==> 02-11: inputs <==
// AHBPERIPH
module AHBPERIPH(
  input  wire        HCLK,
  input  wire        HRESETn,
  input  wire [31:0] HADDR,
  input  wire [1:0]  HTRANS,
  input  wire        HWRITE,
  input  wire [31:0] HWDATA,
  output wire [31:0] HRDATA,
  output wire        HREADY,
  input  wire        RsRx,
  output wire        RsTx,
  input  wire        capture_event,
  output wire        PWM_OUT,
  input  wire [15:0] GPIOIN,
  output wire [15:0] GPIOOUT,
  output wire [6:0]  seg,
  output wire        dp,
  output wire [3:0]  an,
  output wire        uart_irq,
  output wire        timer_irq,
  output wire        gpio_irq
);
clock: 4.06 ns
lec_check: 0
cap_margin: 10
core_aspect_ratio: 1.03
core_margin: 2
core_utilization: 72
cts_cluster_diameter: 29
cts_cluster_size: 15
hold_slack_margin: -0.1
max_routing_layer: met4
setup_slack_margin: 0.55
slew_margin: 20
tns_end_percent: 100
run.sh (not shown) runs the stock make flow with config.mk's settings and CLKGATE_MAP_FILE=.
==> inputs of 04-08, as changes to 02-11 <==
- ABC_AREA: not set -> 1
- CAP_MARGIN: 10 -> 20
- CELL_PAD_IN_SITES_DETAIL_PLACEMENT: not set -> 1
- CORE_ASPECT_RATIO: 1.03 -> not set
- CORE_UTILIZATION: 72 -> 27
- CTS_CLUSTER_DIAMETER: 29 -> not set
- CTS_CLUSTER_SIZE: 15 -> not set
- HOLD_SLACK_MARGIN: -0.1 -> not set
- MAX_ROUTING_LAYER: met4 -> not set
- MIN_ROUTING_LAYER: not set -> met1
- PLACE_DENSITY_LB_ADDON: not set -> 0.18
- SETUP_SLACK_MARGIN: 0.55 -> 0.19
- SLEW_MARGIN: 20 -> 0
- TNS_END_PERCENT: 100 -> 30
==> flow/constraint.sdc (replaced) <==
create_clock -name core_clock -period 10.0 [get_ports {HCLK}]
set_input_delay 2.0000 -clock core_clock [delete_from_list [all_inputs] [get_ports {HCLK}]]
set_output_delay 2.0000 -clock core_clock [all_outputs]
set_load 0.01 [all_outputs]
==> results.py <==
# Flow results
metrics = {
    "place": {
        "postPlaceCellArea_um2": 37100,
        "place.gp.congestion": 0.859,
        "dpl.cell_count": 5683,
    },
    "clocking": {
        "htreeDepth": 3,
    },
    "run_status": {
        "outcome": "no timing/DRC/antenna violations",
    },
    "pwr": {
        "powerComb_uw": 230,
    },
    "setup_path": {
        "r2r_end": "uAHBUART.uFIFO_TX.array_reg[2][6]",
        "r2r_cells": 9,
    },
    "grt": {
        "grt_max_degree": 160,
    },
    "logic_synthesis": {
        "ys_sh_adder_pct": 0.771,
    },
}
# the run above: 04-08

==> results.py <==
# Flow results
metrics = {
    "run_status": {
        "outcome": "complete, but fails checks",
        "so_faults": "negative setup slack",
    },
    "grt": {
        "grt_max_degree": 108,
    },
    "final_timing": {
        "setup_viol": 6,
        "fin_ws_ns": -0.448,
    },
    "logic_synthesis": {
        "ys_sh_adder_pct": 0.864,
    },
}
# the run above: 02-11


* * *

==> 03-24 <==
Starting RTL as in the previous note.
export LEC_CHECK = 0
export ABC_AREA = 1
export CAP_MARGIN = 20
export CELL_PAD_IN_SITES_DETAIL_PLACEMENT = 1
export CORE_MARGIN = 2
export CORE_UTILIZATION = 27
export HOLD_SLACK_MARGIN = 0.26
export MIN_ROUTING_LAYER = met2
export PLACE_DENSITY_LB_ADDON = 0.0
export SETUP_SLACK_MARGIN = 0.19
export SLEW_MARGIN = 0
export TNS_END_PERCENT = 30
create_clock -name core_clock -period 10.0 [get_ports {HCLK}]
==> 02-22: changes against 03-24 <==
Settings changed: ABC_AREA 1 to unset, CELL_PAD_IN_SITES_DETAIL_PLACEMENT 1 to unset, CORE_ASPECT_RATIO set to 1.92, CORE_UTILIZATION 27 to 64, CTS_CLUSTER_DIAMETER set to 109, HOLD_SLACK_MARGIN 0.26 to unset, MAX_ROUTING_LAYER set to met5, MIN_ROUTING_LAYER met2 to unset, SETUP_SLACK_MARGIN 0.19 to unset, SLEW_MARGIN 0 to 35, TNS_END_PERCENT 30 to 60.
==> flow/constraint.sdc (replaced) <==
create_clock -name core_clock -period 4.91 [get_ports {HCLK}]
set_input_delay 0.9820 -clock core_clock [delete_from_list [all_inputs] [get_ports {HCLK}]]
set_output_delay 0.9820 -clock core_clock [all_outputs]
set_load 0.01 [all_outputs]
==> 03-17: changes against 03-24 <==
Settings changed: ABC_AREA 1 to unset, CAP_MARGIN 20 to 15, CELL_PAD_IN_SITES_DETAIL_PLACEMENT 1 to unset, CORE_UTILIZATION 27 to 72, CTS_CLUSTER_DIAMETER set to 356, HOLD_SLACK_MARGIN 0.26 to unset, MAX_ROUTING_LAYER set to met4, MIN_ROUTING_LAYER met2 to unset, PLACE_DENSITY set to 0.6, PLACE_DENSITY_LB_ADDON 0.0 to unset, SETUP_SLACK_MARGIN 0.19 to -0.39, SLEW_MARGIN 0 to 20, TNS_END_PERCENT 30 to unset.
==> flow/constraint.sdc (replaced) <==
create_clock -name core_clock -period 4.06 [get_ports {HCLK}]
set_input_delay 0.8120 -clock core_clock [delete_from_list [all_inputs] [get_ports {HCLK}]]
set_output_delay 0.8120 -clock core_clock [all_outputs]
set_load 0.01 [all_outputs]
==> 11-12: changes against 03-24 <==
Settings changed: CELL_PAD_IN_SITES_DETAIL_PLACEMENT 1 to unset, CORE_UTILIZATION 27 to 72, CTS_CLUSTER_DIAMETER set to 229, HOLD_SLACK_MARGIN 0.26 to -0.08, MAX_ROUTING_LAYER set to met4, MIN_ROUTING_LAYER met2 to unset, PLACE_DENSITY set to 0.6, PLACE_DENSITY_LB_ADDON 0.0 to unset, SETUP_SLACK_MARGIN 0.19 to unset, SLEW_MARGIN 0 to 20, TNS_END_PERCENT 30 to 40.
==> flow/constraint.sdc (replaced) <==
create_clock -name core_clock -period 6.8 [get_ports {HCLK}]
set_input_delay 1.3600 -clock core_clock [delete_from_list [all_inputs] [get_ports {HCLK}]]
set_output_delay 1.3600 -clock core_clock [all_outputs]
set_load 0.01 [all_outputs]
==> results <==
03-17 completed and failed the layout checks on negative setup slack. 02-22 produced a clean layout. 11-12 went through all stages and came out clean. 03-24 completed with no timing, DRC or antenna violations. Global-route usage: 03-24 < 02-22 < 03-17 < 11-12. In 02-22 the first-iteration DRC count is lower than in 03-17, by about 33%. Clock power: 03-24 < 11-12 < 02-22 < 03-17. The highest clock-buffer cell count belongs to 03-24, the lowest to 02-22. Of 11-12 and 03-24, 11-12 has the higher hold slack (gap 0.00062 ns). Utilization, highest first: 03-17, 11-12, 02-22, 03-24.
No activity file was given, so power comes from the tool's default toggle rates.
